==> flow/design.v <==
`timescale 1ns / 1ps
`default_nettype none
module counterModN #(
    parameter X = 5,   
    parameter N = 20   
) (
    input wire clk,       
    input wire ce,        
    input wire en,        
    input wire reset,     
    output reg [X-1:0] count  
);
    always @(posedge clk) begin
        if (reset) begin
            count <= 0;
        end else if (ce && en) begin
            if (count == N - 1) begin
                count <= 0;
            end else begin
                count <= count + 1;
            end
        end
    end
endmodule
`timescale 1ns / 1ps
`default_nettype none
module clockDivider #(
    parameter N = 500_000   
)(
    input wire clk,        
    input wire en,         
    input wire rst,        
    output reg clk_out,    
    output wire tick       
);
    wire [31:0] count;     
    counterModN #(.X(32), .N(N)) counterMod (
        .clk(clk),
        .ce(1'b1),
        .reset(rst),
        .en(en),
        .count(count)
    );
    assign tick = (count == N - 1) && !clk_out;
    always @(posedge clk) begin
        if (rst) begin
            clk_out <= 1'b0;
        end else if (count == N - 1) begin
            clk_out <= ~clk_out;
        end
    end
endmodule
`timescale 1ns / 1ps
`default_nettype none
module debouncer(
    input wire clk,        
    input wire ce,         
    input wire rst,        
    input wire in,         
    output wire out         
);
    reg q1, q2, q3;
    always @(posedge clk) begin
        if (rst) begin
            q1 <= 1'b0;
            q2 <= 1'b0;
            q3 <= 1'b0;
        end else if (ce) begin
            q1 <= in;
            q2 <= q1;
            q3 <= q2;
        end 
    end
    assign out = (rst == 1'b1) ? 1'b0 : (q1 & q2 & q3);
endmodule
`timescale 1ns / 1ps
`default_nettype none
module synchronizer(
    input wire clk,       
    input wire ce,        
    input wire rst,       
    input wire in,        
    output wire out       
);
    reg q1, q2;
    always @(posedge clk) begin
        if (rst) begin
            q1 <= 1'b0;
            q2 <= 1'b0;
        end else if (ce) begin
            q1 <= in;
            q2 <= q1;
        end
    end
    assign out = (rst) ? 1'b0 : q2;
endmodule
`timescale 1ns / 1ps
`default_nettype none
module shift_left_register(
    input wire        clk,     
    input wire        ce,      
    input wire        rst,     
    input wire        load,    
    input wire        en,      
    input wire [7:0]  Num,     
    output reg [15:0] Out      
);
    integer i;
    always @(posedge clk) begin
        if (rst) begin
            Out <= 16'b0;
        end else if (ce) begin
            if (load) begin
                Out <= {8'b0, Num};
            end else if (en) begin
                for (i = 15; i > 0; i = i - 1) begin
                    Out[i] <= Out[i - 1];
                end
                Out[0] <= 1'b0;
            end
        end
    end
endmodule
`timescale 1ns / 1ps
`default_nettype none
module shift_right_register(
    input wire clk,          
    input wire ce,           
    input wire rst,          
    input wire load,         
    input wire en,           
    input wire [7:0] Num,    
    output reg [7:0] Out     
);
    integer i;
    always @(posedge clk) begin
        if (rst) begin
            Out <= 8'b0;
        end else if (ce) begin
            if (load) begin
                Out <= Num;   
            end else if (en) begin
                for (i = 7; i > 0; i = i - 1) begin
                    Out[i - 1] <= Out[i];
                end
                Out[7] <= 1'b0;   
            end
        end
    end
endmodule
`timescale 1ns / 1ps
`default_nettype none
module CU(
    input wire b0,        
    input wire z,         
    input wire load,      
    output wire Psel,     
    output wire EP,       
    output wire EA,       
    output wire EB,       
    output wire LA,       
    output wire LB,       
    output wire RstP      
);
    assign Psel = b0;
    assign EP = (b0 & ~load);
    assign EA = (~z | load);
    assign EB = (~z | load);
    assign LA = load;
    assign LB = load;
    assign RstP = load;
endmodule
`timescale 1ns / 1ps
`default_nettype none
module BCD #(
    parameter W = 18   
)(
    input wire [W-1:0] bin,            
    output reg [W+(W-4)/3:0] bcd       
);
    integer i, j;
    always @(bin) begin
        for (i = 0; i <= W + (W-4)/3; i = i + 1) begin
            bcd[i] = 1'b0;
        end
        bcd[W-1:0] = bin;
        for (i = 0; i <= W - 4; i = i + 1) begin
            for (j = 0; j <= i / 3; j = j + 1) begin
                if (bcd[W - i + 4*j -: 4] > 4) begin                   
                    bcd[W - i + 4*j -: 4] = bcd[W - i + 4*j -: 4] + 4'd3;
                end
            end
        end
    end
endmodule
`timescale 1ns / 1ps
`default_nettype none
module seven_seg_decoder(
    input wire en,           
    input wire [3:0] num,    
    output reg [6:0] seg     
);
    always @ (num or en) begin
        if (en) begin
            case(num)
                4'd0: seg = 7'b1000000;   
                4'd1: seg = 7'b1111001;   
                4'd2: seg = 7'b0100100;   
                4'd3: seg = 7'b0110000;   
                4'd4: seg = 7'b0011001;   
                4'd5: seg = 7'b0010010;   
                4'd6: seg = 7'b0000010;   
                4'd7: seg = 7'b1111000;   
                4'd8: seg = 7'b0000000;   
                4'd9: seg = 7'b0010000;   
                default: seg = 7'b1111111;  
            endcase
        end else begin
            seg = 7'b1111111;   
        end
    end
endmodule
`timescale 1ns / 1ps
`default_nettype none
module seven_segment_scroller #(
    parameter DIV = 250000            
)(
    input wire clk,                   
    input wire reset,                 
    input wire button_left,           
    input wire button_right,          
    input wire [19:0] product,        
    input wire sign,                  
    output reg [6:0] seg,             
    output reg [3:0] an               
);
    wire slow_tick;                            
    wire slow_level;
    wire [1:0] switch_position;                
    wire debounced_button_left, debounced_button_right;
    wire final_button_left, final_button_right;
    wire [6:0] segment_internal[4:0];          
    reg [2:0] digit_selection;        
    clockDivider #(DIV) clk_divider (
        .clk(clk),
        .en(1'b1),
        .rst(reset),
        .clk_out(slow_level),
        .tick(slow_tick)
    );
    counterModN #(.X(2), .N(4)) position_counter (
        .clk(clk),
        .ce(slow_tick),
        .reset(reset),
        .en(1'b1),
        .count(switch_position)
    );
    debouncer btn_debouncer_left (
        .clk(clk),
        .ce(slow_tick),
        .rst(reset),
        .in(button_left),
        .out(debounced_button_left)
    );
    synchronizer btn_synchronizer_left (
        .clk(clk),
        .ce(slow_tick),
        .rst(reset),
        .in(debounced_button_left),
        .out(final_button_left)
    );
    debouncer btn_debouncer_right (
        .clk(clk),
        .ce(slow_tick),
        .rst(reset),
        .in(button_right),
        .out(debounced_button_right)
    );
    synchronizer btn_synchronizer_right (
        .clk(clk),
        .ce(slow_tick),
        .rst(reset),
        .in(debounced_button_right),
        .out(final_button_right)
    );
    reg button_right_old, button_left_old;
    reg button_right_raise, button_left_raise;  
    always @(posedge clk) begin
        if (reset) begin
            digit_selection <= 3'b000;
            button_right_old <= 0;
            button_left_old <= 0;
            button_right_raise <= 0;
            button_left_raise <= 0;
        end else if (slow_tick) begin
            button_right_raise <= (button_right_old != final_button_right && final_button_right == 1'b1);
            button_left_raise <= (button_left_old != final_button_left && final_button_left == 1'b1);
            button_right_old <= final_button_right;
            button_left_old <= final_button_left;
            if (button_right_raise) begin
                if (digit_selection > 0) begin
                    digit_selection <= digit_selection - 1;
                end
                button_right_raise <= 0;
            end
            if (button_left_raise) begin
                if (digit_selection < 2) begin
                    digit_selection <= digit_selection + 1;
                end
                button_left_raise <= 0;
            end
        end
    end
    seven_seg_decoder decoder_digit_0 (.en(1'b1), .num(product[3:0]), .seg(segment_internal[0]));
    seven_seg_decoder decoder_digit_1 (.en(1'b1), .num(product[7:4]), .seg(segment_internal[1]));
    seven_seg_decoder decoder_digit_2 (.en(1'b1), .num(product[11:8]), .seg(segment_internal[2]));
    seven_seg_decoder decoder_digit_3 (.en(1'b1), .num(product[15:12]), .seg(segment_internal[3]));
    seven_seg_decoder decoder_digit_4 (.en(1'b1), .num(product[19:16]), .seg(segment_internal[4]));
    always @(*) begin
        case (switch_position)
            2'b00: begin
                an = 4'b1110;
                seg = segment_internal[digit_selection];
            end
            2'b01: begin
                an = 4'b1101;
                seg = segment_internal[digit_selection + 1];
            end
            2'b10: begin
                an = 4'b1011;
                seg = segment_internal[digit_selection + 2];
            end
            2'b11: begin
                an = 4'b0111;
                if (sign == 1)
                    seg = 7'b0111111; 
                else
                    seg = 7'b1111111;
            end
            default: begin
                an = 4'b1111;
                seg = 7'b0000000;
            end
        endcase
    end
endmodule
`timescale 1ns / 1ps
`default_nettype none
module main #(
    parameter MAIN_DIV = 8,      
    parameter SCAN_DIV = 4       
)(
    input wire clk,
    input wire rst,    
    input wire btnC,   
    input wire btnL,   
    input wire btnR,   
    input wire [7:0] num1,   
    input wire [7:0] num2,   
    output wire [6:0] seg,            
    output wire [3:0] an,              
    output wire multiplicationFinished    
);
    wire dividedClock;   
    wire dividedTick;    
    clockDivider #(MAIN_DIV) clockDiv(
        .clk(clk),
        .rst(rst),
        .en(1'b1),
        .clk_out(dividedClock),
        .tick(dividedTick)
    );
    wire [7:0] num1Complement, num2Complement;
    wire [7:0] multiplier, multiplicand;
    wire [7:0] multiplicandShifted;
    wire [15:0] multiplierShifted;
    reg  [15:0] productReg;
    reg signReg;
    wire tempSign;
    wire [19:0] bcdOutput;
    wire [15:0] tempOutput;
    assign num1Complement = ~num1 + 1'b1;
    assign num2Complement = ~num2 + 1'b1;
    assign multiplier = (num1[7] == 1) ? num1Complement : num1;
    assign multiplicand = (num2[7] == 1) ? num2Complement : num2;
    wire enableDebounce, enableSync;
    debouncer debounceInst(
        .clk(clk),
        .ce(dividedTick),
        .rst(rst),
        .in(btnC),
        .out(enableDebounce)
    );
    synchronizer syncInst(
        .clk(clk),
        .ce(dividedTick),
        .rst(rst),
        .in(enableDebounce),
        .out(enableSync)
    );
    wire Psel, EP, EA, EB, LA, LB, RstP;
    shift_right_register shiftRightReg(
        .clk(clk),
        .ce(dividedTick),
        .rst(rst),
        .load(LB),
        .en(EB),
        .Num(multiplicand),
        .Out(multiplicandShifted)
    );
    shift_left_register shiftLeftReg(
        .clk(clk),
        .ce(dividedTick),
        .rst(rst),
        .load(LA),
        .en(EA),
        .Num(multiplier),
        .Out(multiplierShifted)
    );
    CU controlUnit(
        .b0(multiplicandShifted[0]),
        .z(multiplicationFinished),  
        .load(enableSync),
        .Psel(Psel),
        .EP(EP),
        .EA(EA),
        .EB(EB),
        .LA(LA),
        .LB(LB),
        .RstP(RstP)
    );
    assign multiplicationFinished = ~(multiplicandShifted[0] | multiplicandShifted[1] | multiplicandShifted[2] | multiplicandShifted[3] | multiplicandShifted[4] | multiplicandShifted[5] | multiplicandShifted[6] | multiplicandShifted[7]);
    always @(posedge clk) begin
        if (rst) begin
            productReg <= 16'b0;
            signReg <= 1'b0;
        end else if (!dividedTick) begin
            productReg <= productReg;
        end else if (RstP == 1) begin
            productReg <= 16'b0;
            signReg <= (num1[7] ^ num2[7]) && num1 != 0 && num2 != 0;
        end else if (EP == 1) begin
            productReg <= (Psel == 1) ? productReg + multiplierShifted : productReg;
        end else begin
            productReg <= productReg;
        end
    end
    assign tempOutput = productReg;
    assign tempSign = signReg;
    BCD #(16) bcdConverter(
        .bin(tempOutput),
        .bcd(bcdOutput)
    );
    seven_segment_scroller #(SCAN_DIV) sevenSegScroller(
        .clk(clk),
        .reset(rst | RstP),
        .button_left(btnL),
        .button_right(btnR),
        .product(bcdOutput),
        .sign(tempSign),
        .seg(seg),
        .an(an)
    );
endmodule
==> flow/run.sh <==
#!/bin/bash
# the make line also repeats each setting of config.mk as NAME=value (left out here)
make -C /OpenROAD-flow-scripts/flow DESIGN_CONFIG=/design/flow/config.mk WORK_HOME=/design/flow/orfs CLKGATE_MAP_FILE= finish
==> flow/config.mk <==
export PLATFORM = sky130hd
export DESIGN_NAME = main
export DESIGN_NICKNAME = main
export VERILOG_FILES = /design/flow/design.v
export SDC_FILE = /design/flow/constraint.sdc
export NUM_CORES = 4
export LEC_CHECK = 0
export ABC_AREA = 1
export CAP_MARGIN = 40
export CORE_MARGIN = 2
export CORE_UTILIZATION = 67
export CTS_CLUSTER_DIAMETER = 33
export CTS_CLUSTER_SIZE = 71
export GPL_ROUTABILITY_DRIVEN = 1
export MAX_ROUTING_LAYER = met4
export SETUP_SLACK_MARGIN = 0.58
export SLEW_MARGIN = 15
==> flow/constraint.sdc <==
create_clock -name core_clock -period 10.6 [get_ports {clk}]
set_input_delay 2.1200 -clock core_clock [delete_from_list [all_inputs] [get_ports {clk}]]
set_output_delay 2.1200 -clock core_clock [all_outputs]
set_load 0.01 [all_outputs]
==> impl_metrics.py, run 1 <==
# Auto-generated metrics
metrics = {
    "run_status": {
        "status": "finished with violations",
        "so_faults": "setup timing",
    },
    "synthesis": {
        "ys_seq_share_pct": 20.7,
        "ff_type": "dfxtp_1",
        "synth_top_area_share_pct": 20.7,
        "yosysTopAreaCell": "dfxtp_1",
        "ys_sh_simple_pct": 45.1,
        "yosysWarnings": 14,
        "synthTopCellsByCount": "578 x nand2_1, 306 x inv_1, 240 x nand3_1",
        "ys_types": 54,
        "aoi_share_pct": 10.9,
        "xor_area_share_pct": 2.11,
        "most_common_cell": "nand2_1",
        "ys_area_sq_mm": 0.0127,
        "logic_family": "simple AND/OR/NAND/NOR gates",
        "adder_share_pct": 9.84,
        "synthArstFlopShare_pct": 0,
        "ys_sh_mux_pct": 0,
        "syn-cell-area_sq_mm": 0.0127,
        "ys_ff": 131,
        "yosysCellCount": 2103,
        "syn-num-nets": 2223,
        "synth-edff-count": 0,
        "syn_avg_cell_area_sq_um": 6.02,
        "topCellsByArea": "dfxtp_1 21%, nand2_1 17%, ha_1 9.7%, nand3_1 9.5%, inv_1 9.1%",
        "synthCells": 2103,
    },
    "cts": {
        "cts_root_buffer": "clkbuf_16",
        "cts_inserted_buffers": 17,
        "clkLatencyLatePin_ps": 410,
        "cts_hold_buf": 0,
        "cts.sink_count": 131,
        "cts_buffer_depth": 2,
        "clkTransAtPathRegs_ps": 60,
        "cts_htree_levels": 4,
        "tritoncts": "built",
    },
    "critical_path": {
        "cp_slowest_stage_delay_ps": 530,
        "startpoint": "productReg[14]",
        "critPathLaunchType": "flip-flop",
        "arrival_ps": 9770,
        "r2r-start": "productReg[1]",
        "r2r-end": "productReg[15]",
        "reg2regPathDepth": 29,
        "cp-end-kind": "output port",
        "r2r_slack_ps": 6000,
        "crit_required_ps": 8480,
        "critPathTopFamily": "simple AND/OR/NAND/NOR gates",
        "critical_path_class": "flip-flop to output port",
        "path_buffers": 15,
        "cp_slowest_cell": "nor2_1",
        "path_max_fanout": 6,
        "path_depth": 76,
        "crit_end": "seg[3]",
    },
    "pwr": {
        "p_leak_nw": 8.44,
        "clk-power_uw": 602,
        "p_seq_share_pct": 41.9,
        "clkPwrFrac_pct": 50.2,
        "power.total_mw": 1.20,
        "p_int_uw": 908,
        "p_comb_uw": 94.0,
        "combPwrFrac_pct": 7.8,
        "seq-power_uw": 502,
        "ir_worst_vdd_mv": 0.123,
        "power_density_mw_per_mm2": 73.1,
        "switching_share_pct": 24.2,
        "switching_power_uw": 290,
        "power_leader": "the clock network",
    },
    "floorplan": {
        "fp-utilization_pct": 67.9,
        "die_w_um": 141,
        "die_y_um": 141,
        "core-area_sq_mm": 0.0186,
        "dieArea_sq_mm": 0.0200,
        "pin_count": 33,
        "rows": 50,
    },
    "placement": {
        "dpl_cell_area_sq_mm": 0.0133,
        "io_buffers": 32,
        "dp.cells": 2362,
        "dp_slack_ps": -454,
        "gp_congestion": 1.01,
        "hpwl_um": 22700,
    },
    "timing": {
        "tns_ps": -8540,
        "drv_slew": 0,
        "tightest_slew_ps": 919,
        "grt_setup_unrepaired": "yes",
        "min_period_ps": 11890,
        "fin_crit_sh_pct": 112,
        "finalClockSkew_ps": 11.4,
        "hold_viol": 0,
        "worst_slack_ps": -1290,
        "finalSetupViolations": 7,
        "max-slew-margin-rel_pct": 38.2,
        "hold_slack_ps": 450,
        "clock.fmax_ghz": 0.0841,
    },
    "drt": {
        "drt-initial-drc-count": 2394,
        "drc": 0,
        "num_vias": 16258,
        "routed_wl_um": 47000,
        "viasPerCell": 6.42,
        "wire_per_inst_um": 18.6,
        "drt_first_pass_iters": 17,
        "antenna_left": 0,
    },
    "job": {
        "warnings": 85,
        "cap_violations": 0,
    },
    "grt": {
        "grt_max_degree": 30,
        "first_global_vias": 13586,
        "grt_overflow": 0,
        "antenna_found_initial": 1,
        "grtUsageTotal_pct": 35.7,
        "grt_pass1_wl_um": 59000,
    },
    "cells_and_area": {
        "layout.nets": 2405,
        "instances_no_fill": 2533,
        "final-comb-area_sq_mm": 0.00996,
        "area_growth_pct": 29.5,
        "seq_area_sq_mm": 0.00263,
        "stdcell_area_sq_mm": 0.0164,
        "fillers": 988,
        "final_util_pct": 87.9,
    },
    "hold_path": {
        "hp-class": "flip-flop to flip-flop",
        "whs_path_depth": 1,
        "holdPathEnd": "sevenSegScroller.clk_divider.counterMod.count[0]",
        "worstHoldStart": "sevenSegScroller.clk_divider.counterMod.count[0]",
    },
}
-- layer usage --
metal	share of wire (%)	GRT usage, %	up-vias
li1	-	-	7180
met1	35	41.1	7157
met2	44	62.4	1324
met3	12	4.12	597
met4	9.6	16.1	0
met5	0	-	-
-- repair_timing --
item	4_1_cts	5_1_grt
setup buffers	94	43
gates resized	251	171
gates cloned	0	1
setup endpoints to repair	7	7
pin swaps	122	122
hold endpoints to repair	0	0
-- area by class of cell --
cell class / count / share of cell area, %
sequential: 131 / 16.0
multi-input combinational: 1595 / 60.8
antenna: 1 / 0.0153
clock inverter: 12 / 0.962
inverter: 351 / 8.39
timing repair buffer: 189 / 9.31
tap: 234 / 1.79
clock buffer: 20 / 2.72
==> run 2, diff against run 1 <==
CORE_UTILIZATION = 65   (was 67)
CTS_CLUSTER_SIZE = not set   (was 71)
MAX_ROUTING_LAYER = not set   (was met4)
SETUP_SLACK_MARGIN = 3.19   (was 0.58)
clock period = 12.5 ns   (was 10.6 ns; I/O delays follow)
==> impl_metrics.py, run 2 <==
# Auto-generated metrics
metrics = {
    "run_status": {
        "status": "finished with violations",
        "so_faults": "capacitance limit, slew limit, setup timing",
    },
    "floorplan": {
        "dieArea_sq_mm": 0.0206,
        "core-area_sq_mm": 0.0193,
        "die_w_um": 144,
        "fp-utilization_pct": 65.7,
        "die_y_um": 144,
        "rows": 51,
        "pin_count": 33,
    },
    "cells_and_area": {
        "area_growth_pct": 31.5,
        "layout.nets": 2407,
        "final_util_pct": 86.4,
        "fillers": 1090,
        "stdcell_area_sq_mm": 0.0167,
    },
    "critical_path": {
        "crit_end": "seg[0]",
        "startpoint": "productReg[14]",
        "crit_required_ps": 10000,
        "critPathLaunchType": "flip-flop",
        "r2r-end": "productReg[15]",
        "reg2regPathDepth": 29,
        "r2r-start": "productReg[1]",
        "cp-end-kind": "output port",
        "crit_top_cell": "nand2_1",
        "cp_slowest_cell": "a211oi_1",
        "path_depth": 68,
        "critPathTopFamily": "simple AND/OR/NAND/NOR gates",
        "r2r_slack_ps": 7790,
        "cp_slowest_stage_delay_ps": 1790,
        "arrival_ps": 10710,
        "path_max_fanout": 6,
        "path_buffers": 14,
        "critical_path_class": "flip-flop to output port",
    },
    "hold_path": {
        "whs_path_depth": 1,
        "worstHoldStart": "clockDiv.counterMod.count[0]",
        "hp-class": "flip-flop to flip-flop",
        "holdPathEnd": "clockDiv.counterMod.count[0]",
    },
    "grt": {
        "grt_overflow": 0,
        "grt_pass1_wl_um": 58300,
        "antenna_found_initial": 7,
        "first_global_vias": 13159,
        "grt_max_degree": 30,
        "grtUsageTotal_pct": 33.7,
    },
    "synthesis": {
        "ys_ff": 131,
        "synth_top_area_share_pct": 20.7,
        "synthArstFlopShare_pct": 0,
        "ys_sh_mux_pct": 0,
        "synth-edff-count": 0,
        "synthCells": 2103,
        "synthTopCellsByCount": "578 x nand2_1, 306 x inv_1, 240 x nand3_1",
        "ys_area_sq_mm": 0.0127,
        "ys_types": 54,
        "syn-cell-area_sq_mm": 0.0127,
        "topCellsByArea": "dfxtp_1 21%, nand2_1 17%, ha_1 9.7%, nand3_1 9.5%, inv_1 9.1%",
        "xor_area_share_pct": 2.11,
        "most_common_cell": "nand2_1",
        "ys_seq_share_pct": 20.7,
        "syn_avg_cell_area_sq_um": 6.02,
        "adder_share_pct": 9.84,
        "ys_sh_simple_pct": 45.1,
        "yosysWarnings": 14,
        "yosysTopAreaCell": "dfxtp_1",
        "syn-num-nets": 2223,
        "ff_type": "dfxtp_1",
        "aoi_share_pct": 10.9,
        "yosysCellCount": 2103,
        "logic_family": "simple AND/OR/NAND/NOR gates",
    },
    "job": {
        "warnings": 86,
        "cap_violations": 1,
    },
    "placement": {
        "dpl_cell_area_sq_mm": 0.0136,
        "gp_congestion": 0.967,
        "hpwl_um": 23100,
        "dp_slack_ps": 1540,
        "io_buffers": 32,
    },
    "timing": {
        "clock.fmax_ghz": 0.0757,
        "max-slew-margin-rel_pct": -59.1,
        "grt_setup_unrepaired": "yes",
        "finalSetupViolations": 7,
        "hold_slack_ps": 445,
        "finalClockSkew_ps": 9.46,
        "min_period_ps": 13210,
        "hold_viol": 0,
        "fin_crit_sh_pct": 106,
        "worst_slack_ps": -706,
        "drv_slew": 6,
        "tightest_slew_ps": 2370,
    },
    "pwr": {
        "combPwrFrac_pct": 7.7,
        "clkPwrFrac_pct": 50.2,
        "p_comb_uw": 77.5,
        "power_density_mw_per_mm2": 60.6,
        "p_seq_share_pct": 42.2,
        "switching_power_uw": 246,
        "p_int_uw": 763,
        "clk-power_uw": 506,
        "seq-power_uw": 425,
        "power.total_mw": 1.01,
        "ir_worst_vdd_mv": 0.114,
        "switching_share_pct": 24.3,
        "power_leader": "the clock network",
        "p_leak_nw": 8.52,
    },
    "cts": {
        "cts_inserted_buffers": 17,
        "tritoncts": "built",
        "cts_htree_levels": 4,
        "cts_hold_buf": 0,
        "clkTransAtPathRegs_ps": 60,
        "clkLatencyLatePin_ps": 420,
        "cts.sink_count": 131,
        "cts_buffer_depth": 2,
        "cts_root_buffer": "clkbuf_16",
    },
    "drt": {
        "antenna_left": 0,
        "num_vias": 16401,
        "viasPerCell": 6.38,
        "drt_first_pass_iters": 17,
        "drc": 0,
        "routed_wl_um": 51300,
        "drt-initial-drc-count": 2413,
        "wire_per_inst_um": 20.0,
    },
}
-- run 2: repair_timing --
action	in CTS	in global routing
pin swaps	119	87
resized	195	156
setup buffers	118	34
setup endpoints to repair	7	7
cloned	1	0
-- run 2: routing by layer --
layer / vias to the layer above / global-route usage, % / wire, um
li1: 7196 / - / -
met1: 7268 / 41.3 / 17300
met2: 1322 / 60.0 / 21400
met3: 603 / 4.53 / 7310
met4: 12 / 12.6 / 5060
met5: - / 0 / 312
-- run 2: area by class of cell --
cell class	instances	area (sq um)	area share, %
Clock buffer	19	464	2.79
Inverter	351	1380	8.25
Multi-Input combinational cell	1595	10100	60.8
Antenna cell	6	15.0	0.0901
Tap cell	265	332	1.99
Timing Repair Buffer	191	1570	9.43
Sequential cell	131	2630	15.8
Clock inverter	12	145	0.871
-- run 2: metrics by stage --
stage	TNS [ps]	cells
after global routing	-9420	2568
after floorplan	0	2103
after detailed placement	0	2380
after global placement	0	2378
final	-3040	2570
after CTS	0	2530
==> run 3, diff against run 2 <==
CAP_MARGIN = 20   (was 40)
CTS_CLUSTER_DIAMETER = 222   (was 33)
CTS_CLUSTER_SIZE = 71   (was not set)
GPL_ROUTABILITY_DRIVEN = not set   (was 1)
HOLD_SLACK_MARGIN = 0.3   (was not set)
PLACE_DENSITY_LB_ADDON = 0.01   (was not set)
SETUP_SLACK_MARGIN = -0.89   (was 3.19)
SLEW_MARGIN = 20   (was 15)
clock period = 8.95 ns   (was 12.5 ns; I/O delays follow)
==> impl_metrics.py, run 3 <==
# Auto-generated metrics
metrics = {
    "pwr": {
        "switching_share_pct": 25.5,
        "p_comb_uw": 115,
        "clkPwrFrac_pct": 49.3,
        "switching_power_uw": 358,
        "p_seq_share_pct": 42.4,
        "ir_worst_vdd_mv": 0.149,
        "p_int_mw": 1.04,
        "p_leak_nw": 9.11,
        "combPwrFrac_pct": 8.2,
        "seq-power_uw": 595,
        "power_leader": "the clock network",
        "power_density_mw_per_mm2": 80.8,
        "clk-power_uw": 692,
    },
    "synthesis": {
        "synthArstFlopShare_pct": 0,
        "logic_family": "simple AND/OR/NAND/NOR gates",
        "synth_top_area_share_pct": 20.7,
        "ys_ff": 131,
        "ys_sh_simple_pct": 45.1,
        "most_common_cell": "nand2_1",
        "ys_sh_mux_pct": 0,
        "ys_seq_share_pct": 20.7,
        "ys_area_sq_mm": 0.0127,
        "syn_avg_cell_area_sq_um": 6.02,
        "yosysTopAreaCell": "dfxtp_1",
        "syn-cell-area_sq_mm": 0.0127,
        "ff_type": "dfxtp_1",
        "yosysCellCount": 2103,
        "synthTopCellsByCount": "578 x nand2_1, 306 x inv_1, 240 x nand3_1",
        "topCellsByArea": "dfxtp_1 21%, nand2_1 17%, ha_1 9.7%, nand3_1 9.5%, inv_1 9.1%",
        "synthCells": 2103,
        "aoi_share_pct": 10.9,
        "syn-num-nets": 2223,
        "adder_share_pct": 9.84,
        "xor_area_share_pct": 2.11,
        "ys_types": 54,
        "synth-edff-count": 0,
        "yosysWarnings": 14,
    },
    "cells_and_area": {
        "fillers": 946,
        "layout.nets": 2560,
        "instances_no_fill": 2718,
        "final-comb-area_sq_mm": 0.00981,
        "area_growth_pct": 37.0,
        "stdcell_area_sq_mm": 0.0173,
        "seq_area_sq_mm": 0.00263,
    },
    "critical_path": {
        "cp-end-kind": "output port",
        "critical_path_class": "flip-flop to output port",
        "critPathLaunchType": "flip-flop",
        "crit_required_ps": 7160,
        "arrival_ps": 9240,
        "r2r-end": "productReg[15]",
        "startpoint": "productReg[14]",
        "reg2regPathDepth": 29,
        "path_buffers": 14,
        "crit_top_cell": "nand2_4",
        "path_max_fanout": 5,
        "r2r_slack_ps": 4450,
        "r2r-start": "productReg[0]",
        "crit_end": "seg[1]",
        "path_depth": 76,
        "cp_slowest_stage_delay_ps": 370,
        "critPathTopFamily": "simple AND/OR/NAND/NOR gates",
        "cp_slowest_cell": "dfxtp_4",
    },
    "hold_path": {
        "whs_path_depth": 1,
        "holdPathEnd": "clockDiv.counterMod.count[0]",
        "hp-class": "flip-flop to flip-flop",
        "worstHoldStart": "clockDiv.counterMod.count[0]",
    },
    "drt": {
        "wire_per_inst_um": 18.1,
        "drt_first_pass_iters": 21,
        "viasPerCell": 6.25,
        "routed_wl_um": 49300,
        "drt-initial-drc-count": 2334,
        "antenna_left": 0,
        "diodes": 0,
        "num_vias": 16987,
        "drc": 0,
    },
    "timing": {
        "hold_viol": 0,
        "min_period_ps": 11030,
        "drv_slew": 0,
        "worst_slack_ps": -2080,
        "tightest_slew_ps": 1160,
        "clock.fmax_ghz": 0.0906,
        "finalSetupViolations": 7,
        "fin_crit_sh_pct": 123,
        "max-slew-margin-rel_pct": 22.5,
        "grt_setup_unrepaired": "yes",
        "finalClockSkew_ps": 11.3,
    },
    "grt": {
        "grt_overflow": 0,
        "first_global_vias": 14068,
        "grtUsageTotal_pct": 35.6,
        "grt_pass1_wl_um": 61500,
        "antenna_found_initial": 0,
        "grt_max_degree": 30,
    },
    "cts": {
        "cts_htree_levels": 4,
        "clkTransAtPathRegs_ps": 60,
        "cts_hold_buf": 0,
        "tritoncts": "built",
        "cts_buffer_depth": 2,
        "cts_root_buffer": "clkbuf_16",
        "cts_inserted_buffers": 17,
        "clkLatencyLatePin_ps": 430,
        "cts.sink_count": 131,
    },
    "floorplan": {
        "die_w_um": 144,
        "pin_count": 33,
        "fp-utilization_pct": 65.7,
        "dieArea_sq_mm": 0.0206,
        "rows": 51,
        "core-area_sq_mm": 0.0193,
        "die_y_um": 144,
    },
    "run_status": {
        "status": "finished with violations",
        "so_faults": "setup timing",
    },
    "placement": {
        "hpwl_um": 25300,
        "dp.cells": 2627,
        "io_buffers": 32,
        "dpl_cell_area_sq_mm": 0.0151,
        "gp_congestion": 0.997,
    },
    "job": {
        "cap_violations": 0,
        "warnings": 83,
    },
}
run 3: area by class of cell:
| type | count | area share [%] |
|---|---|---|
| multi-input combinational | 1595 | 56.5 |
| clock inverter | 13 | 0.786 |
| timing repair buffer | 344 | 15.3 |
| inverter | 351 | 7.81 |
| clock buffer | 19 | 2.55 |
| tap | 265 | 1.91 |
| sequential | 131 | 15.1 |
run 3: through the flow:
step	utilization (%)	setup WS [ps]	hold slack (ps)	total power, mW	TNS (ps)
4_1_cts	85.0	-934	458	1.38	-6340
6_report	90.0	-2080	454	1.40	-13750
5_1_grt	90.0	-2450	474	1.43	-16650
2_1_floorplan	-	-466	418	0.671	-2760
3_3_place_gp	78.4	-934	427	0.707	-6260
3_5_place_dp	78.4	-1380	447	0.709	-9380
run 3: timing repair:
item / CTS / global route
setup buffers: 46 / 38
pin swaps: 70 / 122
cloned: 1 / 0
setup endpoints to repair: 7 / 7
resized: 159 / 221
run 3: routing by layer:
layer,GRT usage [%],wire length [um]
met5,0,0
met2,64.0,22400
met1,42.0,16800
met3,5.83,5410
met4,14.4,4730
==> run 4, diff against run 3 <==
ABC_AREA = 0   (was 1)
CAP_MARGIN = 40   (was 20)
CORE_UTILIZATION = 72   (was 65)
CTS_CLUSTER_DIAMETER = 246   (was 222)
CTS_CLUSTER_SIZE = not set   (was 71)
GPL_ROUTABILITY_DRIVEN = 1   (was not set)
HOLD_SLACK_MARGIN = not set   (was 0.3)
PLACE_DENSITY_LB_ADDON = 0.11   (was 0.01)
SETUP_SLACK_MARGIN = 0.9   (was -0.89)
SLEW_MARGIN = 15   (was 20)
clock period = 7.38 ns   (was 8.95 ns; I/O delays follow)
==> impl_metrics.py, run 4 <==
# Flow results
metrics = {
    "synthesis": {
        "synthCells": 2046,
        "syn_avg_cell_area_sq_um": 7.40,
        "synth_top_area_share_pct": 17.3,
        "ff_type": "dfxtp_1",
        "xor_area_share_pct": 6.81,
        "synth-edff-count": 0,
        "synthArstFlopShare_pct": 0,
        "ys_seq_share_pct": 17.3,
        "syn-num-nets": 2166,
        "topCellsByArea": "dfxtp_1 17%, ha_1 8.1%, nor2_1 5.6%, a21oi_1 4.8%, nand2_1 4.2%",
        "yosysCellCount": 2046,
        "synthTopCellsByCount": "226 x nor2_1, 169 x nand2_1, 145 x a21oi_1",
        "ys_area_sq_mm": 0.0151,
        "ys_sh_simple_pct": 25.5,
        "ys_ff": 131,
        "yosysWarnings": 14,
        "aoi_share_pct": 33.1,
        "ys_sh_mux_pct": 2.88,
        "logic_family": "AND-OR/OR-AND gates",
        "most_common_cell": "nor2_1",
        "yosysTopAreaCell": "dfxtp_1",
        "adder_share_pct": 8.37,
        "syn-cell-area_sq_mm": 0.0151,
        "ys_types": 125,
    },
    "placement": {
        "gp_congestion": 1.20,
        "hpwl_um": 48000,
        "io_buffers": 32,
    },
    "floorplan": {
        "pin_count": 33,
        "die_w_um": 149,
        "core-area_sq_mm": 0.0208,
        "die_y_um": 149,
        "rows": 53,
        "fp-utilization_pct": 72.7,
        "dieArea_sq_mm": 0.0222,
    },
    "run_status": {
        "stop_stage": "clock tree synthesis",
        "error": "[ERROR DPL-0038] Utilization greater than 100%, impossible to legalize",
        "status": "did not finish",
    },
}
run 4: per-stage QoR:
step           total power [mW]  hold slack, ps  setup WS, ps  instance area, sq um  cells
2_1_floorplan             0.783             418         -4250                 15800   2046
3_3_place_gp              0.812             427         -4110                 19700   2740
3_5_place_dp              0.822             454         -5330                 19700   2742
==> run 5, diff against run 4 <==
ABC_AREA = not set   (was 0)
CAP_MARGIN = 20   (was 40)
CORE_UTILIZATION = 57   (was 72)
CTS_CLUSTER_DIAMETER = not set   (was 246)
GPL_ROUTABILITY_DRIVEN = not set   (was 1)
PLACE_DENSITY_LB_ADDON = not set   (was 0.11)
SETUP_SLACK_MARGIN = not set   (was 0.9)
SLEW_MARGIN = 20   (was 15)
clock period = 10.0 ns   (was 7.38 ns; I/O delays follow)
==> impl_metrics.py, run 5 <==
# Auto-generated metrics
metrics = {
    "timing": {
        "drv_slew": 0,
        "min_period_ps": 12900,
        "hold_slack_ps": 459,
        "worst_slack_ps": -2900,
        "clock.fmax_ghz": 0.0775,
        "fin_crit_sh_pct": 129,
        "grt_setup_unrepaired": "yes",
        "max-slew-margin-rel_pct": 28.2,
        "hold_viol": 0,
        "tns_ps": -19760,
        "finalClockSkew_ps": 15.2,
        "tightest_slew_ps": 1070,
        "finalSetupViolations": 7,
    },
    "cells_and_area": {
        "instances_no_fill": 2912,
        "area_growth_pct": 45.8,
        "stdcell_area_sq_mm": 0.0221,
        "final_util_pct": 84.7,
        "layout.nets": 2692,
    },
    "floorplan": {
        "pin_count": 33,
        "rows": 59,
        "dieArea_sq_mm": 0.0279,
        "core-area_sq_mm": 0.0261,
        "die_w_um": 167,
        "fp-utilization_pct": 58.1,
        "die_y_um": 167,
    },
    "hold_path": {
        "worstHoldStart": "clockDiv.counterMod.count[0]",
        "hp-class": "flip-flop to flip-flop",
        "holdPathEnd": "clockDiv.counterMod.count[0]",
        "whs_path_depth": 1,
    },
    "synthesis": {
        "topCellsByArea": "dfxtp_1 17%, ha_1 8.1%, nor2_1 5.6%, a21oi_1 4.8%, nand2_1 4.2%",
        "syn-cell-area_sq_mm": 0.0151,
        "yosysWarnings": 14,
        "synthTopCellsByCount": "226 x nor2_1, 169 x nand2_1, 145 x a21oi_1",
        "ys_ff": 131,
        "synth-edff-count": 0,
        "yosysTopAreaCell": "dfxtp_1",
        "ys_sh_simple_pct": 25.5,
        "syn_avg_cell_area_sq_um": 7.40,
        "yosysCellCount": 2046,
        "ys_area_sq_mm": 0.0151,
        "adder_share_pct": 8.37,
        "aoi_share_pct": 33.1,
        "logic_family": "AND-OR/OR-AND gates",
        "syn-num-nets": 2166,
        "ff_type": "dfxtp_1",
        "most_common_cell": "nor2_1",
        "ys_seq_share_pct": 17.3,
        "ys_types": 125,
        "xor_area_share_pct": 6.81,
        "synthArstFlopShare_pct": 0,
        "synth_top_area_share_pct": 17.3,
        "ys_sh_mux_pct": 2.88,
        "synthCells": 2046,
    },
    "drt": {
        "num_vias": 19428,
        "drt_first_pass_iters": 6,
        "drc": 0,
        "routed_wl_um": 58700,
        "drt-initial-drc-count": 2089,
        "wire_per_inst_um": 20.2,
        "diodes": 0,
        "antenna_left": 0,
        "viasPerCell": 6.67,
    },
    "critical_path": {
        "reg2regPathDepth": 19,
        "cp-end-kind": "output port",
        "path_buffers": 10,
        "critPathTopFamily": "AND-OR/OR-AND gates",
        "r2r_slack_ps": 5740,
        "crit_required_ps": 8000,
        "r2r-start": "productReg[1]",
        "path_max_fanout": 9,
        "cp_slowest_cell": "or4_4",
        "arrival_ps": 10900,
        "path_depth": 52,
        "crit_end": "seg[5]",
        "critPathLaunchType": "flip-flop",
        "critical_path_class": "flip-flop to output port",
        "startpoint": "productReg[14]",
        "cp_slowest_stage_delay_ps": 550,
        "r2r-end": "productReg[15]",
        "crit_top_cell": "ha_4",
    },
    "grt": {
        "grtUsageTotal_pct": 37.1,
        "grt_overflow": 0,
        "grt_pass1_wl_um": 89100,
        "grt_max_degree": 39,
        "first_global_vias": 18588,
        "antenna_found_initial": 0,
    },
    "cts": {
        "cts_buffer_depth": 3,
        "cts.sink_count": 131,
        "clkTransAtPathRegs_ps": 50,
        "cts_root_buffer": "clkbuf_16",
        "clkLatencyLatePin_ps": 470,
        "cts_inserted_buffers": 25,
        "tritoncts": "built",
        "cts_htree_levels": 4,
    },
    "pwr": {
        "power_leader": "the clock network",
        "switching_power_uw": 286,
        "power.total_mw": 1.30,
        "power_density_mw_per_mm2": 58.7,
        "ir_worst_vdd_mv": 0.220,
        "p_int_mw": 1.01,
        "combPwrFrac_pct": 5.2,
        "clkPwrFrac_pct": 53.9,
        "seq-power_uw": 530,
        "switching_share_pct": 22.1,
        "p_comb_uw": 67.4,
        "clk-power_uw": 699,
        "p_leak_nw": 9.00,
        "p_seq_share_pct": 40.9,
    },
    "run_status": {
        "so_faults": "setup timing",
        "status": "finished with violations",
    },
    "placement": {
        "io_buffers": 32,
        "gp_congestion": 1.00,
        "dp.cells": 2807,
        "hpwl_um": 37400,
        "dpl_cell_area_sq_mm": 0.0198,
        "dp_slack_ps": -2560,
    },
    "job": {
        "cap_violations": 0,
        "warnings": 86,
    },
}
## run 5: final cells by class
type,count,area [sq um]
clock inverters,3,15.0
flip-flops and latches,131,2630
multi-input cells,1705,13200
inverters,95,367
repair buffers,614,4740
fillers,1484,3980
well taps,335,419
clock buffers,29,661
## run 5: timing repair
action,in CTS,in global routing
setup endpoints to repair,7,7
hold buffers,0,0
gates cloned,1,1
gates resized,153,106
setup buffers,48,25
pin swaps,100,73
## run 5: metal layers
layer	share of wire [%]	GRT usage [%]	vias up
li1	-	-	8723
met1	39	45.6	9156
met2	48	66.0	1234
met3	7.8	4.71	315
met4	4.8	13.8	0
met5	0	0	-
==> run 6, diff against run 5 <==
ABC_AREA = 1   (was not set)
CORE_UTILIZATION = 66   (was 57)
CTS_CLUSTER_SIZE = 72   (was not set)
PLACE_DENSITY = 0.6   (was not set)
clock period = 9.93 ns   (was 10.0 ns; I/O delays follow)
==> impl_metrics.py, run 6 <==
# Flow results
metrics = {
    "run_status": {
        "status": "did not finish",
        "stop_stage": "global routing",
        "error": "[ERROR GRT-0232] Routing congestion too high. Check the congestion heatmap in the GUI.",
    },
    "synthesis": {
        "synthArstFlopShare_pct": 0,
        "synth_top_area_share_pct": 20.7,
        "synthTopCellsByCount": "578 x nand2_1, 306 x inv_1, 240 x nand3_1",
        "yosysTopAreaCell": "dfxtp_1",
        "ys_sh_simple_pct": 45.1,
        "most_common_cell": "nand2_1",
        "ys_sh_mux_pct": 0,
        "syn-cell-area_sq_mm": 0.0127,
        "ys_types": 54,
        "syn_avg_cell_area_sq_um": 6.02,
        "yosysWarnings": 14,
        "aoi_share_pct": 10.9,
        "yosysCellCount": 2103,
        "xor_area_share_pct": 2.11,
        "adder_share_pct": 9.84,
        "topCellsByArea": "dfxtp_1 21%, nand2_1 17%, ha_1 9.7%, nand3_1 9.5%, inv_1 9.1%",
        "ys_ff": 131,
        "logic_family": "simple AND/OR/NAND/NOR gates",
        "synthCells": 2103,
        "ff_type": "dfxtp_1",
        "synth-edff-count": 0,
        "syn-num-nets": 2223,
        "ys_seq_share_pct": 20.7,
        "ys_area_sq_mm": 0.0127,
    },
    "cts": {
        "cts_inserted_buffers": 17,
        "cts_root_buffer": "clkbuf_16",
        "cts_htree_levels": 4,
        "cts_hold_buf": 0,
        "cts_buffer_depth": 2,
        "cts.sink_count": 131,
    },
    "floorplan": {
        "die_w_um": 143,
        "rows": 50,
        "core-area_sq_mm": 0.0188,
        "fp-utilization_pct": 67.5,
        "die_y_um": 143,
        "dieArea_sq_mm": 0.0203,
        "pin_count": 33,
    },
    "placement": {
        "gp_congestion": 0.971,
        "hpwl_um": 24600,
        "io_buffers": 32,
    },
    "grt": {
        "grt_overflow": 48,
        "grtUsageTotal_pct": 77.1,
    },
}
[run 6: stage by stage]
step | setup WS (ps) | TNS [ps] | hold slack [ps] | std cells | instance area (sq um)
3_3_place_gp | -59.8 | -279 | 428 | 2513 | 14400
3_5_place_dp | -466 | -2790 | 440 | 2513 | 14400
2_1_floorplan | 318 | 0 | 418 | 2103 | 12700
4_1_cts | 0.455 | 0 | 449 | 2623 | 16200
[run 6: repair_timing]
action,4_1_cts
resized,221
buffers inserted,80
endpoints found under the setup margin,7
cloned,0
pin swaps,104
[run 6: metal layers]
layer | track usage [%] | GRT overflow
met1 | 74.2 | 1
met2 | 93.4 | 20
met3 | 66.2 | 0
met4 | 75.9 | 27
met5 | 37.3 | 0
==> run 7, diff against run 6 <==
ABC_AREA = not set   (was 1)
CAP_MARGIN = 15   (was 20)
CORE_UTILIZATION = 40   (was 66)
CTS_CLUSTER_SIZE = not set   (was 72)
HOLD_SLACK_MARGIN = 0.22   (was not set)
MAX_ROUTING_LAYER = met4   (was not set)
PLACE_DENSITY = not set   (was 0.6)
PLACE_DENSITY_LB_ADDON = 0.03   (was not set)
SLEW_MARGIN = 15   (was 20)
clock period = 20.0 ns   (was 9.93 ns; I/O delays follow)
==> impl_metrics.py, run 7 <==
# Auto-generated metrics
metrics = {
    "timing": {
        "finalSetupViolations": 0,
        "drv_slew": 0,
        "hold_slack_ps": 445,
        "fin_crit_sh_pct": 93.4,
        "max-slew-margin-rel_pct": 26.3,
        "tightest_slew_ps": 1100,
        "clock.fmax_ghz": 0.0535,
        "hold_viol": 0,
        "finalClockSkew_ps": 7.46,
        "grt_setup_unrepaired": "no",
        "tns_ps": 0,
        "worst_slack_ps": 1310,
        "min_period_ps": 18690,
    },
    "cells_and_area": {
        "area_growth_pct": 8.10,
        "seq_area_sq_mm": 0.00262,
        "stdcell_area_sq_mm": 0.0164,
        "fillers": 3864,
        "final_util_pct": 43.7,
        "layout.nets": 2119,
        "instances_no_fill": 2523,
        "final-comb-area_sq_mm": 0.0117,
    },
    "cts": {
        "cts.sink_count": 131,
        "clkTransAtPathRegs_ps": 60,
        "cts_root_buffer": "clkbuf_16",
        "cts_hold_buf": 0,
        "tritoncts": "built",
        "cts_htree_levels": 4,
        "cts_inserted_buffers": 17,
        "clkLatencyLatePin_ps": 420,
        "cts_setup_buffers": 0,
        "cts_buffer_depth": 2,
        "cts-resized-gates": 0,
    },
    "synthesis": {
        "syn-num-nets": 2166,
        "synthCells": 2046,
        "ys_sh_simple_pct": 25.5,
        "syn-cell-area_sq_mm": 0.0151,
        "adder_share_pct": 8.37,
        "synthTopCellsByCount": "226 x nor2_1, 169 x nand2_1, 145 x a21oi_1",
        "yosysTopAreaCell": "dfxtp_1",
        "ys_types": 125,
        "yosysCellCount": 2046,
        "yosysWarnings": 14,
        "ff_type": "dfxtp_1",
        "syn_avg_cell_area_sq_um": 7.40,
        "ys_area_sq_mm": 0.0151,
        "ys_sh_mux_pct": 2.88,
        "ys_ff": 131,
        "most_common_cell": "nor2_1",
        "synth-edff-count": 0,
        "aoi_share_pct": 33.1,
        "ys_seq_share_pct": 17.3,
        "synthArstFlopShare_pct": 0,
        "topCellsByArea": "dfxtp_1 17%, ha_1 8.1%, nor2_1 5.6%, a21oi_1 4.8%, nand2_1 4.2%",
        "logic_family": "AND-OR/OR-AND gates",
        "xor_area_share_pct": 6.81,
        "synth_top_area_share_pct": 17.3,
    },
    "drt": {
        "drt-initial-drc-count": 1167,
        "antenna_left": 0,
        "routed_wl_um": 41800,
        "diodes": 0,
        "num_vias": 15270,
        "drc": 0,
        "viasPerCell": 6.05,
        "wire_per_inst_um": 16.6,
        "drt_first_pass_iters": 5,
    },
    "pwr": {
        "switching_power_uw": 132,
        "p_leak_nw": 5.97,
        "p_int_uw": 487,
        "power.total_uw": 619,
        "clkPwrFrac_pct": 52.2,
        "combPwrFrac_pct": 5.1,
        "seq-power_uw": 265,
        "power_density_mw_per_mm2": 37.8,
        "p_seq_share_pct": 42.8,
        "ir_worst_vdd_mv": 0.0618,
        "power_leader": "the clock network",
        "switching_share_pct": 21.4,
        "p_comb_uw": 31.3,
        "clk-power_uw": 323,
    },
    "grt": {
        "grt_pass1_wl_um": 70500,
        "grtUsageTotal_pct": 21.8,
        "first_global_vias": 13960,
        "grt_max_degree": 39,
        "antenna_found_initial": 0,
        "grt_overflow": 0,
    },
    "floorplan": {
        "die_w_um": 199,
        "core-area_sq_mm": 0.0375,
        "rows": 71,
        "dieArea_sq_mm": 0.0394,
        "pin_count": 33,
        "fp-utilization_pct": 40.4,
        "die_y_um": 199,
    },
    "critical_path": {
        "crit_end": "seg[0]",
        "r2r-start": "productReg[1]",
        "path_max_fanout": 15,
        "cp_slowest_cell": "dfxtp_1",
        "cp_slowest_stage_delay_ps": 650,
        "reg2regPathDepth": 19,
        "r2r-end": "productReg[15]",
        "cp-end-kind": "output port",
        "critPathTopFamily": "AND-OR/OR-AND gates",
        "path_buffers": 6,
        "crit_required_ps": 16000,
        "startpoint": "productReg[13]",
        "r2r_slack_ps": 16360,
        "critPathLaunchType": "flip-flop",
        "path_depth": 49,
        "critical_path_class": "flip-flop to output port",
        "crit_top_cell": "ha_1",
        "arrival_ps": 14690,
    },
    "hold_path": {
        "worstHoldStart": "clockDiv.counterMod.count[0]",
        "hp-class": "flip-flop to flip-flop",
        "whs_path_depth": 1,
        "holdPathEnd": "clockDiv.counterMod.count[0]",
    },
    "placement": {
        "dp_slack_ps": 1460,
        "hpwl_um": 31300,
        "gp_congestion": 0.965,
        "dpl_cell_area_sq_mm": 0.0157,
        "io_buffers": 32,
        "dp.cells": 2491,
    },
    "job": {
        "warnings": 81,
        "cap_violations": 0,
    },
    "run_status": {
        "status": "finished clean",
    },
}
-- run 7: area by class of cell --
| cell class | instances | area share (%) |
|---|---|---|
| Clock buffer | 22 | 3.02 |
| Sequential cell | 131 | 16.0 |
| Tap cell | 511 | 3.90 |
| Inverter | 95 | 2.18 |
| Multi-Input combinational cell | 1704 | 71.3 |
| Clock inverter | 10 | 0.779 |
| Timing Repair Buffer | 50 | 2.78 |
-- run 7: routing by layer --
metal / vias up / wire length [um] / global-route usage (%)
li1: 7590 / - / -
met4: 0 / 845 / 6.38
met5: - / 0 / -
met2: 435 / 18200 / 32.8
met1: 7175 / 20600 / 30.6
met3: 70 / 2100 / 2.63
==> run 8, diff against run 7 <==
ABC_AREA = 0   (was not set)
CAP_MARGIN = 0   (was 15)
CELL_PAD_IN_SITES_DETAIL_PLACEMENT = 1   (was not set)
CORE_ASPECT_RATIO = 0.84   (was not set)
CORE_MARGIN = 8   (was 2)
CORE_UTILIZATION = 53   (was 40)
CTS_CLUSTER_DIAMETER = 196   (was not set)
GPL_ROUTABILITY_DRIVEN = 0   (was not set)
GPL_TIMING_DRIVEN = 1   (was not set)
HOLD_SLACK_MARGIN = -0.1   (was 0.22)
MIN_ROUTING_LAYER = met2   (was not set)
PLACE_DENSITY_LB_ADDON = 0.17   (was 0.03)
TNS_END_PERCENT = 30   (was not set)
clock period = 9.49 ns   (was 20.0 ns; I/O delays follow)
==> impl_metrics.py, run 8 <==
# Flow results
metrics = {
    "run_status": {
        "status": "did not finish",
        "stop_stage": "detailed placement",
        "error": "[ERROR DPL-0033] detailed placement checks failed during check placement.",
    },
    "synthesis": {
        "synth_top_area_share_pct": 17.3,
        "yosysTopAreaCell": "dfxtp_1",
        "ys_ff": 131,
        "logic_family": "AND-OR/OR-AND gates",
        "yosysWarnings": 14,
        "syn_avg_cell_area_sq_um": 7.40,
        "synthArstFlopShare_pct": 0,
        "yosysCellCount": 2046,
        "ff_type": "dfxtp_1",
        "most_common_cell": "nor2_1",
        "ys_seq_share_pct": 17.3,
        "ys_sh_simple_pct": 25.5,
        "ys_types": 125,
        "ys_area_sq_mm": 0.0151,
        "synthTopCellsByCount": "226 x nor2_1, 169 x nand2_1, 145 x a21oi_1",
        "aoi_share_pct": 33.1,
        "synth-edff-count": 0,
        "synthCells": 2046,
        "topCellsByArea": "dfxtp_1 17%, ha_1 8.1%, nor2_1 5.6%, a21oi_1 4.8%, nand2_1 4.2%",
        "syn-cell-area_sq_mm": 0.0151,
        "xor_area_share_pct": 6.81,
        "syn-num-nets": 2166,
        "ys_sh_mux_pct": 2.88,
        "adder_share_pct": 8.37,
    },
    "floorplan": {
        "die_y_um": 171,
        "core-area_sq_mm": 0.0280,
        "fp-utilization_pct": 54.0,
        "pin_count": 33,
        "dieArea_sq_mm": 0.0343,
        "rows": 56,
        "die_w_um": 200,
    },
    "placement": {
        "io_buffers": 32,
    },
}
[run 8: per-stage QoR]
| step | hold WS [ps] | setup slack, ps | instances | setup TNS (ps) |
|---|---|---|---|---|
| floorplan | 418 | -2570 | 2046 | -17420 |
| global placement | 432 | -2530 | 2866 | -17220 |
==> run 9, diff against run 8 <==
ABC_AREA = 1   (was 0)
CAP_MARGIN = 20   (was 0)
CELL_PAD_IN_SITES_DETAIL_PLACEMENT = not set   (was 1)
CORE_ASPECT_RATIO = not set   (was 0.84)
CORE_MARGIN = 2   (was 8)
CORE_UTILIZATION = 66   (was 53)
CTS_CLUSTER_DIAMETER = not set   (was 196)
CTS_CLUSTER_SIZE = 72   (was not set)
GPL_ROUTABILITY_DRIVEN = not set   (was 0)
GPL_TIMING_DRIVEN = not set   (was 1)
HOLD_SLACK_MARGIN = not set   (was -0.1)
MAX_ROUTING_LAYER = not set   (was met4)
MIN_ROUTING_LAYER = not set   (was met2)
PLACE_DENSITY_LB_ADDON = not set   (was 0.17)
SETUP_SLACK_MARGIN = -0.56   (was not set)
SLEW_MARGIN = 20   (was 15)
TNS_END_PERCENT = not set   (was 30)
clock period = 8.97 ns   (was 9.49 ns; I/O delays follow)
==> impl_metrics.py, run 9 <==
# Flow results
metrics = {
    "synthesis": {
        "ys_sh_simple_pct": 45.1,
        "logic_family": "simple AND/OR/NAND/NOR gates",
        "adder_share_pct": 9.84,
        "aoi_share_pct": 10.9,
        "ys_area_sq_mm": 0.0127,
        "ys_seq_share_pct": 20.7,
        "ff_type": "dfxtp_1",
        "ys_sh_mux_pct": 0,
        "most_common_cell": "nand2_1",
        "ys_ff": 131,
        "yosysCellCount": 2103,
        "syn-num-nets": 2223,
        "synthCells": 2103,
        "ys_types": 54,
        "synth-edff-count": 0,
        "xor_area_share_pct": 2.11,
        "syn_avg_cell_area_sq_um": 6.02,
        "synth_top_area_share_pct": 20.7,
        "yosysWarnings": 14,
        "topCellsByArea": "dfxtp_1 21%, nand2_1 17%, ha_1 9.7%, nand3_1 9.5%, inv_1 9.1%",
        "syn-cell-area_sq_mm": 0.0127,
        "synthTopCellsByCount": "578 x nand2_1, 306 x inv_1, 240 x nand3_1",
        "yosysTopAreaCell": "dfxtp_1",
        "synthArstFlopShare_pct": 0,
    },
    "floorplan": {
        "pin_count": 33,
        "fp-utilization_pct": 67.5,
        "core-area_sq_mm": 0.0188,
        "dieArea_sq_mm": 0.0203,
        "die_y_um": 143,
        "rows": 50,
        "die_w_um": 143,
    },
    "cts": {
        "cts_root_buffer": "clkbuf_16",
        "cts_buffer_depth": 2,
        "cts_htree_levels": 4,
        "cts_inserted_buffers": 17,
        "cts.sink_count": 131,
        "cts_hold_buf": 0,
    },
    "placement": {
        "hpwl_um": 25400,
        "io_buffers": 32,
        "dpl_cell_area_sq_mm": 0.0150,
        "gp_congestion": 0.993,
    },
    "grt": {
        "grtUsageTotal_pct": 86.0,
        "grt_overflow": 205,
    },
    "run_status": {
        "error": "[ERROR GRT-0232] Routing congestion too high. Check the congestion heatmap in the GUI.",
        "status": "did not finish",
        "stop_stage": "global routing",
    },
}
==> run 9: metrics by stage <==
stage	instances	setup TNS [ps]	worst slack (ps)	power, mW
after CTS	2683	-4910	-745	1.45
after detailed placement	2582	-8540	-1260	0.706
after global placement	2582	-5670	-835	0.704
after floorplan	2103	-2650	-450	0.669
==> run 9: metal layers <==
metal  overflow  GRT usage, %
met5          0          50.6
met4         82          91.3
met3         11          77.1
met2        108          98.8
met1          4          81.7
==> run 9: timing repair <==
action / 4_1_cts
pin swaps: 127
resized: 237
endpoints found under the setup margin: 7
buffers inserted: 80
gates cloned: 1
==> run 10, diff against run 9 <==
ABC_AREA = not set   (was 1)
CAP_MARGIN = 0   (was 20)
CORE_UTILIZATION = 72   (was 66)
CTS_CLUSTER_DIAMETER = 371   (was not set)
CTS_CLUSTER_SIZE = 31   (was 72)
HOLD_SLACK_MARGIN = 0.29   (was not set)
PLACE_DENSITY = 0.78   (was not set)
SETUP_SLACK_MARGIN = 1.04   (was -0.56)
clock period = 7.92 ns   (was 8.97 ns; I/O delays follow)
==> impl_metrics.py, run 10 <==
# Flow results
metrics = {
    "synthesis": {
        "syn-cell-area_sq_mm": 0.0151,
        "yosysCellCount": 2046,
        "most_common_cell": "nor2_1",
        "synth_top_area_share_pct": 17.3,
        "ys_ff": 131,
        "syn_avg_cell_area_sq_um": 7.40,
        "ys_sh_simple_pct": 25.5,
        "ys_area_sq_mm": 0.0151,
        "ff_type": "dfxtp_1",
        "yosysTopAreaCell": "dfxtp_1",
        "ys_types": 125,
        "syn-num-nets": 2166,
        "synthArstFlopShare_pct": 0,
        "logic_family": "AND-OR/OR-AND gates",
        "yosysWarnings": 14,
        "topCellsByArea": "dfxtp_1 17%, ha_1 8.1%, nor2_1 5.6%, a21oi_1 4.8%, nand2_1 4.2%",
        "adder_share_pct": 8.37,
        "xor_area_share_pct": 6.81,
        "synth-edff-count": 0,
        "ys_sh_mux_pct": 2.88,
        "synthTopCellsByCount": "226 x nor2_1, 169 x nand2_1, 145 x a21oi_1",
        "synthCells": 2046,
        "ys_seq_share_pct": 17.3,
        "aoi_share_pct": 33.1,
    },
    "run_status": {
        "status": "did not finish",
        "error": "[ERROR DPL-0038] Utilization greater than 100%, impossible to legalize",
        "stop_stage": "clock tree synthesis",
    },
    "floorplan": {
        "fp-utilization_pct": 72.7,
        "core-area_sq_mm": 0.0208,
        "pin_count": 33,
        "rows": 53,
        "die_y_um": 149,
        "dieArea_sq_mm": 0.0222,
        "die_w_um": 149,
    },
    "placement": {
        "io_buffers": 32,
        "gp_congestion": 1.20,
        "hpwl_um": 45400,
    },
}
==> run 10: per-stage QoR <==
| step | cells | total power, mW | cell area, sq um | worst slack (ps) |
|---|---|---|---|---|
| detailed placement | 2740 | 0.765 | 19700 | -4720 |
| floorplan | 2046 | 0.729 | 15800 | -3810 |
| global placement | 2740 | 0.758 | 19700 | -3730 |
==> run 11, diff against run 10 <==
ABC_AREA = 1   (was not set)
CAP_MARGIN = 20   (was 0)
CORE_UTILIZATION = 68   (was 72)
CTS_CLUSTER_DIAMETER = 251   (was 371)
CTS_CLUSTER_SIZE = 96   (was 31)
HOLD_SLACK_MARGIN = not set   (was 0.29)
PLACE_DENSITY = 0.6   (was 0.78)
SETUP_SLACK_MARGIN = 1.68   (was 1.04)
TNS_END_PERCENT = 15   (was not set)
clock period = 9.89 ns   (was 7.92 ns; I/O delays follow)
==> impl_metrics.py, run 11 <==
# Flow results
metrics = {
    "run_status": {
        "status": "did not finish",
        "stop_stage": "global routing",
    },
    "floorplan": {
        "core-area_sq_mm": 0.0181,
        "pin_count": 33,
        "dieArea_sq_mm": 0.0197,
        "die_w_um": 140,
        "fp-utilization_pct": 69.8,
        "rows": 49,
        "die_y_um": 140,
    },
    "synthesis": {
        "ys_ff": 131,
        "ff_type": "dfxtp_1",
        "xor_area_share_pct": 2.11,
        "ys_seq_share_pct": 20.7,
        "logic_family": "simple AND/OR/NAND/NOR gates",
        "synth-edff-count": 0,
        "syn-cell-area_sq_mm": 0.0127,
        "ys_types": 54,
        "yosysCellCount": 2103,
        "synthTopCellsByCount": "578 x nand2_1, 306 x inv_1, 240 x nand3_1",
        "topCellsByArea": "dfxtp_1 21%, nand2_1 17%, ha_1 9.7%, nand3_1 9.5%, inv_1 9.1%",
        "yosysWarnings": 14,
        "ys_sh_simple_pct": 45.1,
        "ys_area_sq_mm": 0.0127,
        "adder_share_pct": 9.84,
        "synthCells": 2103,
        "aoi_share_pct": 10.9,
        "synthArstFlopShare_pct": 0,
        "ys_sh_mux_pct": 0,
        "synth_top_area_share_pct": 20.7,
        "syn_avg_cell_area_sq_um": 6.02,
        "syn-num-nets": 2223,
        "most_common_cell": "nand2_1",
        "yosysTopAreaCell": "dfxtp_1",
    },
    "placement": {
        "hpwl_um": 24100,
        "dp_slack_ps": -330,
        "dp.cells": 2404,
        "gp_congestion": 0.957,
        "dpl_cell_area_sq_mm": 0.0140,
        "io_buffers": 32,
    },
    "cts": {
        "cts_root_buffer": "clkbuf_16",
        "cts_buffer_depth": 2,
        "cts_inserted_buffers": 17,
        "cts_htree_levels": 4,
        "cts.sink_count": 131,
    },
}
run 11: what timing repair did:
action / CTS
hold buffers: 0
hold endpoints to repair: 0
endpoints found under the setup margin: 7
buffers inserted: 99
gates resized: 185
pin swaps: 124
run 11: stage by stage:
stage / setup TNS, ps / util, %
2_1_floorplan: 0 / -
3_3_place_gp: 0 / 77.2
3_5_place_dp: -1980 / 77.2
4_1_cts: 0 / 87.4
==> run 12, diff against run 11 <==
CORE_UTILIZATION = 66   (was 68)
CTS_CLUSTER_DIAMETER = not set   (was 251)
CTS_CLUSTER_SIZE = 78   (was 96)
SETUP_SLACK_MARGIN = not set   (was 1.68)
TNS_END_PERCENT = not set   (was 15)
clock period = 9.72 ns   (was 9.89 ns; I/O delays follow)
==> impl_metrics.py, run 12 <==
# Flow results
metrics = {
    "run_status": {
        "status": "did not finish",
        "stop_stage": "global routing",
        "error": "[ERROR GRT-0232] Routing congestion too high. Check the congestion heatmap in the GUI.",
    },
    "floorplan": {
        "die_y_um": 143,
        "die_w_um": 143,
        "rows": 50,
        "fp-utilization_pct": 67.5,
        "pin_count": 33,
        "dieArea_sq_mm": 0.0203,
        "core-area_sq_mm": 0.0188,
    },
    "cts": {
        "cts_buffer_depth": 2,
        "cts_hold_buf": 0,
        "cts_root_buffer": "clkbuf_16",
        "cts.sink_count": 131,
        "cts_htree_levels": 4,
        "cts_inserted_buffers": 17,
    },
    "synthesis": {
        "ys_ff": 131,
        "ys_sh_mux_pct": 0,
        "xor_area_share_pct": 2.11,
        "aoi_share_pct": 10.9,
        "synthCells": 2103,
        "most_common_cell": "nand2_1",
        "synth_top_area_share_pct": 20.7,
        "synth-edff-count": 0,
        "syn-cell-area_sq_mm": 0.0127,
        "logic_family": "simple AND/OR/NAND/NOR gates",
        "ys_area_sq_mm": 0.0127,
        "yosysWarnings": 14,
        "yosysTopAreaCell": "dfxtp_1",
        "ys_seq_share_pct": 20.7,
        "syn-num-nets": 2223,
        "ff_type": "dfxtp_1",
        "synthTopCellsByCount": "578 x nand2_1, 306 x inv_1, 240 x nand3_1",
        "yosysCellCount": 2103,
        "topCellsByArea": "dfxtp_1 21%, nand2_1 17%, ha_1 9.7%, nand3_1 9.5%, inv_1 9.1%",
        "syn_avg_cell_area_sq_um": 6.02,
        "ys_types": 54,
        "synthArstFlopShare_pct": 0,
        "adder_share_pct": 9.84,
        "ys_sh_simple_pct": 45.1,
    },
    "grt": {
        "grtUsageTotal_pct": 81.9,
        "grt_overflow": 153,
    },
    "placement": {
        "dpl_cell_area_sq_mm": 0.0148,
        "io_buffers": 32,
        "gp_congestion": 1.00,
        "hpwl_um": 25800,
    },
}
[run 12: metrics by stage]
step	cells	hold WS (ps)	power, mW	worst slack [ps]
2_1_floorplan	2103	418	0.618	150
3_3_place_gp	2559	427	0.650	-250
3_5_place_dp	2559	438	0.653	-732
4_1_cts	2662	450	1.33	-214
[run 12: per-layer routing]
| layer | track usage, % | overflow |
|---|---|---|
| met5 | 27.8 | 0 |
| met4 | 87.2 | 54 |
| met3 | 70.4 | 3 |
| met2 | 98.3 | 94 |
| met1 | 78.1 | 2 |
[run 12: what timing repair did]
item / in CTS
resized: 218
buffers inserted: 71
endpoints found under the setup margin: 7
pin swaps: 117
gates cloned: 1
No activity file was given, so power comes from the tool's default toggle rates.
